## red
## axi_gpio_expanded
module axi_gpio_expanded
#(
    parameter C_ALL_INPUTS        = 0,             
    parameter C_ALL_OUTPUTS       = 0,             
    parameter C_GPIO_WIDTH        = 32,            
    parameter C_DOUT_DEFAULT      = 32'h00000000,  
    parameter C_TRI_DEFAULT       = 32'hFFFFFFFF,  
    parameter C_IS_DUAL           = 1,             
    parameter C_ALL_INPUTS_2      = 0,             
    parameter C_ALL_OUTPUTS_2     = 0,             
    parameter C_GPIO2_WIDTH       = 32,            
    parameter C_DOUT_DEFAULT_2    = 32'h00000000,  
    parameter C_TRI_DEFAULT_2     = 32'hFFFFFFFF,  
    parameter C_INTERRUPT_PRESENT = 1              
)
(
    input logic ACLK,     
    input logic ARESETn,  
    input  logic              [8:2] AWADDR,    
    input  logic              [2:0] AWPROT,    
    input  logic                    AWVALID,   
    output logic                    AWREADY,   
    input  logic             [31:0] WDATA,   
    input  logic              [3:0] WSTRB,   
    input  logic                    WVALID,  
    output logic                    WREADY,  
    output logic              [1:0] BRESP,   
    output logic                    BVALID,  
    input  logic                    BREADY,  
    input  logic              [8:2] ARADDR,    
    input  logic              [2:0] ARPROT,    
    input  logic                    ARVALID,   
    output logic                    ARREADY,   
    output logic             [31:0] RDATA,   
    output logic              [1:0] RRESP,   
    output logic                    RVALID,  
    input  logic                    RREADY,  
    output logic ip2intc_irpt,                    
    input  logic  [C_GPIO_WIDTH-1:0] gpio_io_i,   
  ...
Size in the first run: ~1100 cells after synthesis, roughly 300 flip-flops.
export LEC_CHECK = 0
export ABC_AREA = 0
export CAP_MARGIN = 20
export CELL_PAD_IN_SITES_DETAIL_PLACEMENT = 0
export CELL_PAD_IN_SITES_GLOBAL_PLACEMENT = 0
export CORE_ASPECT_RATIO = 0.99
export CORE_MARGIN = 2
export CORE_UTILIZATION = 72
export GPL_ROUTABILITY_DRIVEN = 0
export GPL_TIMING_DRIVEN = 1
export MAX_ROUTING_LAYER = met5
export SETUP_SLACK_MARGIN = 0.51
export SLEW_MARGIN = 20
export TNS_END_PERCENT = 5
create_clock -name core_clock -period 1.73 [get_ports {ACLK}]
run.sh (not shown) runs the stock make flow with config.mk's settings and CLKGATE_MAP_FILE=.
For red, the flow was terminated by a tool error in 4_1_cts and produced no final design.
Edits applied to the flow inputs when going from red to blue:
Settings: CELL_PAD_IN_SITES_DETAIL_PLACEMENT: 0 -> unset; TNS_END_PERCENT: 5 -> unset; SETUP_SLACK_MARGIN: 0.51 -> unset; GPL_TIMING_DRIVEN: 1 -> unset; MAX_ROUTING_LAYER: met5 -> unset; CORE_ASPECT_RATIO: 0.99 -> unset; ABC_AREA: 0 -> unset; CELL_PAD_IN_SITES_GLOBAL_PLACEMENT: 0 -> unset; CORE_UTILIZATION: 72 -> 63; GPL_ROUTABILITY_DRIVEN: 0 -> unset; the clock period (ns, I/O delays scaled along): 1.73 -> 6.61.
### Flow results
- blue: done, clean on timing, DRC and antenna
- Flow for red halted at 4_1_cts, error code DPL-0038.
- Taking red as the reference, in blue initial core utilization dropped 8.8 points, die size rose 14%.
- Worst setup timing slack at the placement stage up 3.57 ns in blue wrt red
- From red to blue the numbers moved as follows: boundary pin count barely changed, number of placed instances, taps included saw a decrease.
--- input diff blue..green ---
Settings: a change of CORE_UTILIZATION from 63 to 66; an added CTS_CLUSTER_SIZE of 62; a change of the clock period (ns, I/O delays scaled along) from 6.61 to 4.09.
[summary]
- green reached the final stage; the timing, DRC and antenna checks on its layout passed.
- Area after synthesis: blue vs green identical
- | fraction of the cycle the final worst path needs | higher: green |
- Between blue and green, ratio of routed vias to standard cells increased.
- Of the two values seen for worst setup path startpoint, ARADDR[2] was produced by blue and AWADDR[4] by green.
- Compared to blue, the routing of green uses more wire.
- Max actual transition at the worst max-transition pin across green and blue: blue
- Combinational power (higher): green
- Worst setup slack ends up lower on green.
diff inputs: green => orange
Settings: HOLD_SLACK_MARGIN: unset -> 0.29; CORE_UTILIZATION: 66 -> 68; CTS_CLUSTER_SIZE: 62 -> 25; the clock period (ns, I/O delays scaled along): 4.09 -> 1.88.
### Flow results
Status: orange FAILED at 4_1_cts (tool error). The setup slack after placement reported for orange is smaller than that of green by 1.64 ns. Re post-synthesis sequential area ratio: no difference whatsoever between green and orange. orange -> green: xor and xnor fraction of the mapped netlist area delta 0, exact match. Of orange and green, the lower floorplan utilization belongs to green. Compared with green, vertical die size in orange decreased slightly. From green to orange the numbers moved as follows: aoi/oai-family share of the synthesized area comparable; die outline area now sits lower; HPWL after detailed placement increased by 14% relative to the old numbers. The higher core area came out of green. Total instance count after detailed placement delta for orange relative to green: 17 higher. green -> orange: number of placement rows decreased by a few percent.
Input changes introduced in purple (baseline for comparison: orange):
Settings: a deleted HOLD_SLACK_MARGIN that had been 0.29; a change of CORE_UTILIZATION from 68 to 59; a deleted CTS_CLUSTER_SIZE that had been 25; a change of the clock period (ns, I/O delays scaled along) from 1.88 to 3.29.
==> results <==
The flow did not stop early for purple: all stages ran, and the layout cleared the timing, DRC and antenna checks.
orange → purple: HPWL after detailed placement has decreased, post-placement cell count has remained practically unchanged, proportion of synthesized chip area in sequential cells has remained practically unchanged, number of port buffers has remained practically unchanged.
Relative to orange, the placer congestion estimate of purple is lower by 0.094.
orange -> purple: synthesized chip area reported by yosys flat
Going from orange to purple, cell row count increased by 4 relative to the old numbers; vertical extent of the die increased by 7.1% relative to the old numbers; floorplan die area increased by 15% relative to the old numbers; pre-CTS worst setup slack increased by 0.97 ns relative to the old numbers; number of flops mapped to enable cells by yosys closely matched the old numbers.

========
north:
Starting RTL as in the previous note.
clock: 1.74 ns
lec_check: 0
cap_margin: 20
cell_pad_in_sites_detail_placement: 2
core_margin: 2
core_utilization: 68
gpl_routability_driven: 0
gpl_timing_driven: 0
slew_margin: 20
What ended north was a tool error in detailed placement; the run never finished.
> inputs changed (north -> south)
Settings: CORE_UTILIZATION now 40, was 68; GPL_TIMING_DRIVEN no longer set, was 0; GPL_ROUTABILITY_DRIVEN no longer set, was 0; CELL_PAD_IN_SITES_DETAIL_PLACEMENT no longer set, was 2; the clock period (ns, I/O delays scaled along) now 5.28, was 1.74.
Notes after the runs:
Apart from north, each of north and south ends the flow with a layout that passes the timing, DRC and antenna checks. For north, the flow was terminated by a tool error in detailed placement and produced no final design. Taking north as the reference, in south instance tally after logic synthesis roughly the same; die area now larger; die outline height went up.
Input-level comparison between east and south:
Settings: changing CORE_UTILIZATION from 40 to 11; changing the clock period (ns, I/O delays scaled along) from 5.28 to 6.61.
Findings:
The final layout from east, which completed every stage, passed the timing, DRC and antenna checks at the end of the flow. Sort south and east by area overhead of the layout relative to synthesis, ascending, and south comes first. south → east: H-tree level count now sits higher; share of total power in combinational logic barely changed. From south to east, flop and latch count out of synthesis did not move at all. Diff south -> east: routed wire length shows an increase of about 50%, clock buffer count from CTS shows an increase of 8.
[inputs] west vs east
Settings: CORE_UTILIZATION: 11 -> 40; SETUP_SLACK_MARGIN: unset -> 0.44; the clock period (ns, I/O delays scaled along): 6.61 -> 3.04.
## What came out
- Delta(total number of tap cells, west - east) < 0
- Cmp east and west / logic share of the area / higher: west
- When the final numbers for east and west were put side by side, the data required time at the worst endpoint turned out to be greater in east.
- Between east and west, switching share of power decreased.
- First-pass GRT wire length ended up 26% lower on west than on east.
- The more densely filled core belongs to west, not east.
- In west relative to east, via count of the first global-routing pass had gone down slightly.
- west vs. east: final worst setup slack saw a decrease, final instance area saw a decrease.
- In west the total detailed-routing wirelength turned out 17 mm lower than in east.
- Any difference in final worst hold slack between east and west is small enough to ignore.
Here is what was changed in the inputs of middle compared with west.
Settings: CORE_UTILIZATION changed from 40 to 64; SETUP_SLACK_MARGIN changed from 0.44 to 1.0; the clock period (ns, I/O delays scaled along) changed from 3.04 to 3.39.
Notes after the runs:
Against west as the reference, middle delivers a lower part of the power in the clock network.
middle vs west on number of non-clock buffers: middle is the lower one.
Where wire length is concerned, west is better than middle.
Total of clock buffers placed in the layout (lower): middle
Relative to west, the floorplan utilization of middle is higher by 24 points.
[middle] combinational gate area rose about 0.3% relative to west
Delta (middle minus west): maximum level of the CTS H-tree went down; setup slack now sits higher.

========
axi_gpio_expanded again, from the RTL that the note above started with.
==> flow/design.v (excerpt) <==
module axi_gpio_expanded
#(
    parameter C_ALL_INPUTS        = 0,             
    parameter C_ALL_OUTPUTS       = 0,             
    parameter C_GPIO_WIDTH        = 32,            
    parameter C_DOUT_DEFAULT      = 32'h00000000,  
    parameter C_TRI_DEFAULT       = 32'hFFFFFFFF,  
    parameter C_IS_DUAL           = 1,             
    parameter C_ALL_INPUTS_2      = 0,             
    parameter C_ALL_OUTPUTS_2     = 0,             
    parameter C_GPIO2_WIDTH       = 32,            
    parameter C_DOUT_DEFAULT_2    = 32'h00000000,  
    parameter C_TRI_DEFAULT_2     = 32'hFFFFFFFF,  
    parameter C_INTERRUPT_PRESENT = 1              
)
(
    input logic ACLK,     
    input logic ARESETn,  
    input  logic              [8:2] AWADDR,    
    input  logic              [2:0] AWPROT,    
    input  logic                    AWVALID,   
    output logic                    AWREADY,   
    input  logic             [31:0] WDATA,   
    input  logic              [3:0] WSTRB,   
    input  logic                    WVALID,  
    output logic                    WREADY,  
    output logic              [1:0] BRESP,   
    output logic                    BVALID,  
    input  logic                    BREADY,  
    input  logic              [8:2] ARADDR,    
    input  logic              [2:0] ARPROT,    
    input  logic                    ARVALID,   
    output logic                    ARREADY,   
    output logic             [31:0] RDATA,   
    output logic              [1:0] RRESP,   
    output logic                    RVALID,  
    input  logic                    RREADY,  
    output logic ip2intc_irpt,                    
    input  logic  [C_GPIO_WIDTH-1:0] gpio_io_i,   
    output logic  [C_GPIO_WIDTH-1:0] gpio_io_o,   
    output logic  [C_GPIO_WIDTH-1:0] gpio_io_t,   
    input  logic [C_GPIO2_WIDTH-1:0] gpio2_io_i,  
    output logic [C_GPIO2_WIDTH-1:0] gpio2_io_o,  
    output logic [C_GPIO2_WIDTH-1:0] gpio2_io_t   
);
Settings: LEC_CHECK=0, ABC_AREA=0, CAP_MARGIN=20, CELL_PAD_IN_SITES_DETAIL_PLACEMENT=0, CELL_PAD_IN_SITES_GLOBAL_PLACEMENT=0, CORE_ASPECT_RATIO=0.99, CORE_MARGIN=2, CORE_UTILIZATION=72, GPL_ROUTABILITY_DRIVEN=0, GPL_TIMING_DRIVEN=1, MAX_ROUTING_LAYER=met5, SETUP_SLACK_MARGIN=0.52, SLEW_MARGIN=20, TNS_END_PERCENT=5; clock period 1.73 ns.
The first run did not get past clock tree synthesis.
Then changed:
Settings changed: CORE_UTILIZATION 72 to 59, SETUP_SLACK_MARGIN 0.52 to default, TNS_END_PERCENT 5 to default.
What happened: The changed run finished with negative setup slack left; synthesized cell count does not change; die size climbs by about 21%; area after synthesis stays the same.
Then changed:
Settings changed: CORE_ASPECT_RATIO 0.99 to 1.01, CORE_UTILIZATION 59 to 70, PLACE_DENSITY from default to 0.35, SETUP_SLACK_MARGIN from default to 0.51.
The changed run died in clock tree synthesis (DPL-0038).
Die area is lower by about 15%.
Synthesized area does not change.
Synthesized cell count stays the same.
Then changed:
Settings changed: CORE_ASPECT_RATIO 1.01 to 0.99, CORE_UTILIZATION 70 to 67, CTS_CLUSTER_SIZE from default to 37, PLACE_DENSITY 0.35 to default, SETUP_SLACK_MARGIN 0.51 to default.
Clock period 1.73 ns to 1.87 ns, I/O delays scaled along.
=>
- The changed run failed in global routing
- area after synthesis is unchanged
- die area rises by 4.3%
- synthesized cell count is unchanged

========
willow:
Starting RTL as in the previous note.
Settings: LEC_CHECK=0, ABC_AREA=0, CAP_MARGIN=20, CELL_PAD_IN_SITES_DETAIL_PLACEMENT=0, CELL_PAD_IN_SITES_GLOBAL_PLACEMENT=0, CORE_ASPECT_RATIO=1.01, CORE_MARGIN=2, CORE_UTILIZATION=66, CTS_CLUSTER_SIZE=74, GPL_ROUTABILITY_DRIVEN=0, GPL_TIMING_DRIVEN=1, HOLD_SLACK_MARGIN=0.3, MAX_ROUTING_LAYER=met5, SLEW_MARGIN=20; clock period 1.73 ns.
willow failed in clock tree synthesis (4_1_cts) with DPL-0038.
The following lists how juniper was set up differently from willow:
- CTS_CLUSTER_SIZE no longer set, was 74
- HOLD_SLACK_MARGIN no longer set, was 0.3
- CORE_UTILIZATION now 46, was 66
- GPL_TIMING_DRIVEN now 0, was 1
- PLACE_DENSITY_LB_ADDON now 0.09, previously not set
- CORE_ASPECT_RATIO now 0.51, was 1.01
- the clock period (ns, I/O delays scaled along) now 2.25, was 1.73
==> results <==
juniper finished every stage and its layout cleared the timing, DRC and antenna checks.
juniper -> willow: cell count after synthesis delta 0, exact match
juniper vs. willow: area of the core has increased; die area increased 0.0073 mm².
Compared with willow, juniper shows placed wire-length estimate after detailed placement higher by about 9%.
Setup changes, juniper to harbor
- GPL_TIMING_DRIVEN: 0 -> 1
- CORE_ASPECT_RATIO: 0.51 -> 1.01
- CORE_UTILIZATION: 46 -> 58
- PLACE_DENSITY_LB_ADDON: 0.09 -> unset
- the clock period (ns, I/O delays scaled along): 2.25 -> 1.73
### Flow results
harbor: flow complete, layout not clean; failing: setup timing
Per the comparison of harbor with juniper, reported sequential group power went up by about 30%, aggregate negative setup slack went down by 0.12 ns, leakage power went up by 19%, via count went up by 120.
Looking at sequential portion of the cell area, harbor sits 0.47 points below juniper.
Global-route usage in harbor is 4.2 points higher than in juniper
harbor: power share of the clock group is 0.9 points lower than what juniper reported.
Looking only at first-pass GRT wire length, and setting everything else aside, the lower value of harbor and juniper goes to harbor.
The maximum number of pins on one net before global-route repair number comes out lower for juniper vs harbor.
Higher worst-case setup margin in the final layout among harbor and juniper: juniper
The lower total routed wirelength came out of harbor.
Input changes introduced in sierra (baseline for comparison: harbor):
- CORE_UTILIZATION: 58 -> 70
- CTS_CLUSTER_DIAMETER: unset -> 358
- CTS_CLUSTER_SIZE: unset -> 15
Findings:
No final results exist for sierra, since it was stopped by error DPL-0038 during clock tree synthesis (4_1_cts). Sort harbor and sierra by HPWL reported at the end of detailed placement, ascending, and harbor comes first. sierra: die size 17% below harbor. sierra -> harbor: synthesized area delta 0, exact match. Overall die height ended up about 9% lower on sierra than on harbor. On cell count after placement, the lower figure sits with sierra, not harbor. Post-detailed-placement cell area, harbor and sierra: lower on sierra. Worst-case setup slack after placement delta (sierra − harbor): unfavourable. Taking harbor over sierra, the width of the chip ratio works out to 1.10.
#### Input delta (fjord over sierra)
- removing CTS_CLUSTER_DIAMETER (formerly 358)
- setting SETUP_SLACK_MARGIN to 0.51 for the first time
- removing CTS_CLUSTER_SIZE (formerly 15)
==> comparison <==
fjord did not make it past clock tree synthesis (4_1_cts), where a tool error ended it. Between fjord and sierra, the number of port buffers figures differ only marginally. NOTE: half-perimeter wire length after placement in fjord exceeds that of sierra. Comparing fjord against sierra, there is no change at all in post-synthesis share of cell area spent on xor and xnor gates. As far as summed standard-cell area reported by yosys goes, sierra and fjord are indistinguishable; the numbers are identical. Looking at fjord and sierra, the cell count after placement is a wash. Looking at placement-stage cell area, fjord sits 1.2% higher than sierra does.

========
axi_gpio_expanded again, from the RTL that the note above started with.
==> flow/config.mk <==
export PLATFORM = sky130hd
export DESIGN_NAME = axi_gpio_expanded
export DESIGN_NICKNAME = axi_gpio_expanded
export VERILOG_FILES = /design/flow/design.v
export SDC_FILE = /design/flow/constraint.sdc
export NUM_CORES = 4
export LEC_CHECK = 0
export CAP_MARGIN = 20
export CORE_MARGIN = 2
export CORE_UTILIZATION = 64
export HOLD_SLACK_MARGIN = 0.3
export SETUP_SLACK_MARGIN = -0.13
export SLEW_MARGIN = 20
==> flow/constraint.sdc <==
create_clock -name core_clock -period 1.74 [get_ports {ACLK}]
set_input_delay 0.3480 -clock core_clock [delete_from_list [all_inputs] [get_ports {ACLK}]]
set_output_delay 0.3480 -clock core_clock [all_outputs]
set_load 0.01 [all_outputs]
The first run did not get past global routing.
Edit:
- CORE_UTILIZATION: 64 -> 68
- CTS_CLUSTER_SIZE: not set -> 33
- HOLD_SLACK_MARGIN: 0.3 -> 0.29
- clock period: 1.74 -> 1.69 ns (I/O delays scaled with it)
- Now the flow died in clock tree synthesis on DPL-0038
- die area is lower by 5.7%
- synthesized area is unchanged
- synthesized cell count does not change
Edit:
- CORE_UTILIZATION: 68 -> 40
- CTS_CLUSTER_SIZE: 33 -> not set
- HOLD_SLACK_MARGIN: 0.29 -> not set
- SETUP_SLACK_MARGIN: -0.13 -> not set
- clock period: 1.69 -> 5.0 ns (I/O delays scaled with it)
Effect:
- The new run finished clean
- synthesized area is unchanged
- die area rose by 68%
- synthesized cell count is unchanged
Edit:
- CORE_UTILIZATION: 40 -> 68
- CTS_CLUSTER_SIZE: not set -> 20
- clock period: 5.0 -> 1.99 ns (I/O delays scaled with it)
Effect: The changed run ended with an error in global routing. Area after synthesis does not change. Die size goes down by 40%. Synthesized cell count does not change.
Edit:
- CORE_UTILIZATION: 68 -> 30
- CTS_CLUSTER_SIZE: 20 -> not set
- clock period: 1.99 -> 3.04 ns (I/O delays scaled with it)
=>
- The new run went through all stages and came out clean
- synthesized cell count is unchanged
- area after synthesis does not change
- die size increases by 120%
Power is estimated from default activity; no workload was simulated.
